==> flow/design.v <==
module fir_filter(
    input               		clk,
    input               		n_rst,
    input  		signed	[7:0] 	din,    
    output reg 	signed 	[7:0] 	dout 
);
localparam signed B0 = -24;
localparam signed B1 = -21;
localparam signed B2 =   0;
localparam signed B3 =  37;
localparam signed B4 =  80;
localparam signed B5 = 114;
localparam signed B6 = 127;
reg signed [7:0] din_d;
reg signed [7:0] din_d1;
reg signed [7:0] din_d2;
reg signed [7:0] din_d3;
reg signed [7:0] din_d4;
reg signed [7:0] din_d5;
reg signed [7:0] din_d6;
reg signed [7:0] din_d7;
reg signed [7:0] din_d8;
reg signed [7:0] din_d9;
reg signed [7:0] din_d10;
reg signed [7:0] din_d11;
reg signed [7:0] din_d12;
wire signed [8:0] sum_w0;
wire signed [8:0] sum_w1;
wire signed [8:0] sum_w2;
wire signed [8:0] sum_w3;
wire signed [8:0] sum_w4;
wire signed [8:0] sum_w5;
wire signed [8:0] sum_w6;
wire signed [16:0] mul_0;
wire signed [16:0] mul_1;
wire signed [16:0] mul_2;
wire signed [16:0] mul_3;
wire signed [16:0] mul_4;
wire signed [16:0] mul_5;
wire signed [16:0] mul_6;
reg signed [16:0] mul_0d;
reg signed [16:0] mul_1d;
reg signed [16:0] mul_2d;
reg signed [16:0] mul_3d;
reg signed [16:0] mul_4d;
reg signed [16:0] mul_5d;
reg signed [16:0] mul_6d;
wire signed [17:0] sum_w00;
wire signed [17:0] sum_w01;
wire signed [17:0] sum_w02;
wire signed [17:0] sum_w03;
reg signed [17:0] sum_w00d;
reg signed [17:0] sum_w01d;
reg signed [17:0] sum_w02d;
reg signed [17:0] sum_w03d;
wire signed [18:0] sum_w000;
wire signed [18:0] sum_w001;
wire signed [19:0] sum_all;
wire signed [7:0] sum_finish;
always @(posedge clk or negedge n_rst) begin
	if (!n_rst) begin 
		din_d <= 8'h0;
	end
	else begin 
		din_d <= din;
	end
end
always @(posedge clk or negedge n_rst) begin
    if (!n_rst) begin 
        dout <= 8'sd0;
	end
    else begin 
        dout <= sum_finish;
	end
end
always @(posedge clk or negedge n_rst) begin
    if (!n_rst) begin
        din_d1  <= 8'sd0; 
        din_d2  <= 8'sd0; 
        din_d3  <= 8'sd0; 
        din_d4  <= 8'sd0;
        din_d5  <= 8'sd0; 
        din_d6  <= 8'sd0; 
        din_d7  <= 8'sd0; 
        din_d8  <= 8'sd0;
        din_d9  <= 8'sd0; 
        din_d10 <= 8'sd0; 
        din_d11 <= 8'sd0; 
        din_d12 <= 8'sd0;
    end else begin
        din_d1  <= din_d;
        din_d2  <= din_d1;
        din_d3  <= din_d2;
        din_d4  <= din_d3;
        din_d5  <= din_d4;
        din_d6  <= din_d5;
        din_d7  <= din_d6;
        din_d8  <= din_d7;
        din_d9  <= din_d8;
        din_d10 <= din_d9;
        din_d11 <= din_d10;
        din_d12 <= din_d11;
    end
end
assign sum_w0 = $signed(din_d) + $signed(din_d12);
assign sum_w1 = $signed(din_d1) + $signed(din_d11);
assign sum_w2 = $signed(din_d2) + $signed(din_d10);
assign sum_w3 = $signed(din_d3) + $signed(din_d9);
assign sum_w4 = $signed(din_d4) + $signed(din_d8);
assign sum_w5 = $signed(din_d5) + $signed(din_d7);
assign sum_w6 = {din_d6[7], din_d6};   
assign mul_0 = $signed(B0) * $signed(sum_w0);
assign mul_1 = $signed(B1) * $signed(sum_w1);
assign mul_2 = $signed(B2) * $signed(sum_w2);
assign mul_3 = $signed(B3) * $signed(sum_w3);
assign mul_4 = $signed(B4) * $signed(sum_w4);
assign mul_5 = $signed(B5) * $signed(sum_w5);
assign mul_6 = $signed(B6) * $signed(sum_w6);
always @(posedge clk or negedge n_rst) begin
    if (!n_rst) begin 
        mul_0d <= 17'sd0;
        mul_1d <= 17'sd0;
        mul_2d <= 17'sd0;
        mul_3d <= 17'sd0;
        mul_4d <= 17'sd0;
        mul_5d <= 17'sd0;
        mul_6d <= 17'sd0;
    end 
	else begin 
        mul_0d <= mul_0;
        mul_1d <= mul_1;
        mul_2d <= mul_2;
        mul_3d <= mul_3;
        mul_4d <= mul_4;
        mul_5d <= mul_5;
        mul_6d <= mul_6;
    end
end
assign sum_w00 = $signed(mul_0d) + $signed(mul_1d); 
assign sum_w01 = $signed(mul_2d) + $signed(mul_3d); 
assign sum_w02 = $signed(mul_4d) + $signed(mul_5d);
assign sum_w03 = $signed(mul_6d);
always @(posedge clk or negedge n_rst) begin
    if (!n_rst) begin
        sum_w00d <= 18'sd0;
        sum_w01d <= 18'sd0;
        sum_w02d <= 18'sd0;
        sum_w03d <= 18'sd0;
    end 
	else begin
        sum_w00d <= sum_w00;
        sum_w01d <= sum_w01;
        sum_w02d <= sum_w02;
        sum_w03d <= sum_w03;
    end
end
assign sum_w000 = $signed(sum_w00d) + $signed(sum_w01d); 
assign sum_w001 = $signed(sum_w02d) + $signed(sum_w03d);
assign sum_all = $signed(sum_w000) + $signed(sum_w001);
assign sum_finish =	((sum_all[19]) && (sum_all[18:16] != 3'b111))? 8'h81 : 
 					((!sum_all[19]) && (sum_all[18:16] != 3'b000))? 8'h7F : sum_all[16:9];
endmodule
clock: 5.14 ns
lec_check: 0
abc_area: 1
cap_margin: 20
core_margin: 2
core_utilization: 72
cts_cluster_size: 74
place_density_lb_addon: 0.05
setup_slack_margin: 1.51
slew_margin: 20
run.sh (not shown) runs the stock make flow with config.mk's settings and CLKGATE_MAP_FILE=.
The baseline did not get past 5_1_grt (GRT-0232).
Rerun with:
ABC_AREA = not set   (was 1)
CORE_UTILIZATION = 65   (was 72)
CTS_CLUSTER_SIZE = not set   (was 74)
PLACE_DENSITY_LB_ADDON = not set   (was 0.05)
SETUP_SLACK_MARGIN = not set   (was 1.51)
clock period = 3.08 ns   (was 5.14 ns; I/O delays follow)
The changed run never finished: it broke off in 5_1_grt (ODB-0269).
Die area increases by 5.9%.
Area after synthesis falls by about 4.3%.
Synthesized cell count fell by 15%.
Rerun with:
ABC_AREA = 1   (was not set)
CORE_UTILIZATION = 72   (was 65)
CTS_CLUSTER_DIAMETER = 27   (was not set)
PLACE_DENSITY = 0.36   (was not set)
SETUP_SLACK_MARGIN = 1.13   (was not set)
clock period = 4.64 ns   (was 3.08 ns; I/O delays follow)
Outcome:
- With this change the flow never finished: it broke off in 4_1_cts (DPL-0033)
- area after synthesis rises by 4.5%
- die area falls by 5.6%
- synthesized cell count goes up by 18%
Rerun with:
ABC_AREA = not set   (was 1)
CORE_UTILIZATION = 55   (was 72)
CTS_CLUSTER_DIAMETER = not set   (was 27)
PLACE_DENSITY = not set   (was 0.36)
SETUP_SLACK_MARGIN = 0.88   (was 1.13)
TNS_END_PERCENT = 5   (was not set)
clock period = 3.18 ns   (was 4.64 ns; I/O delays follow)
The new run ran to the end with violations: negative setup slack; die area goes up by a quarter to a third; synthesized area came out lower by a few percent; synthesized cell count goes down by about a fifth.
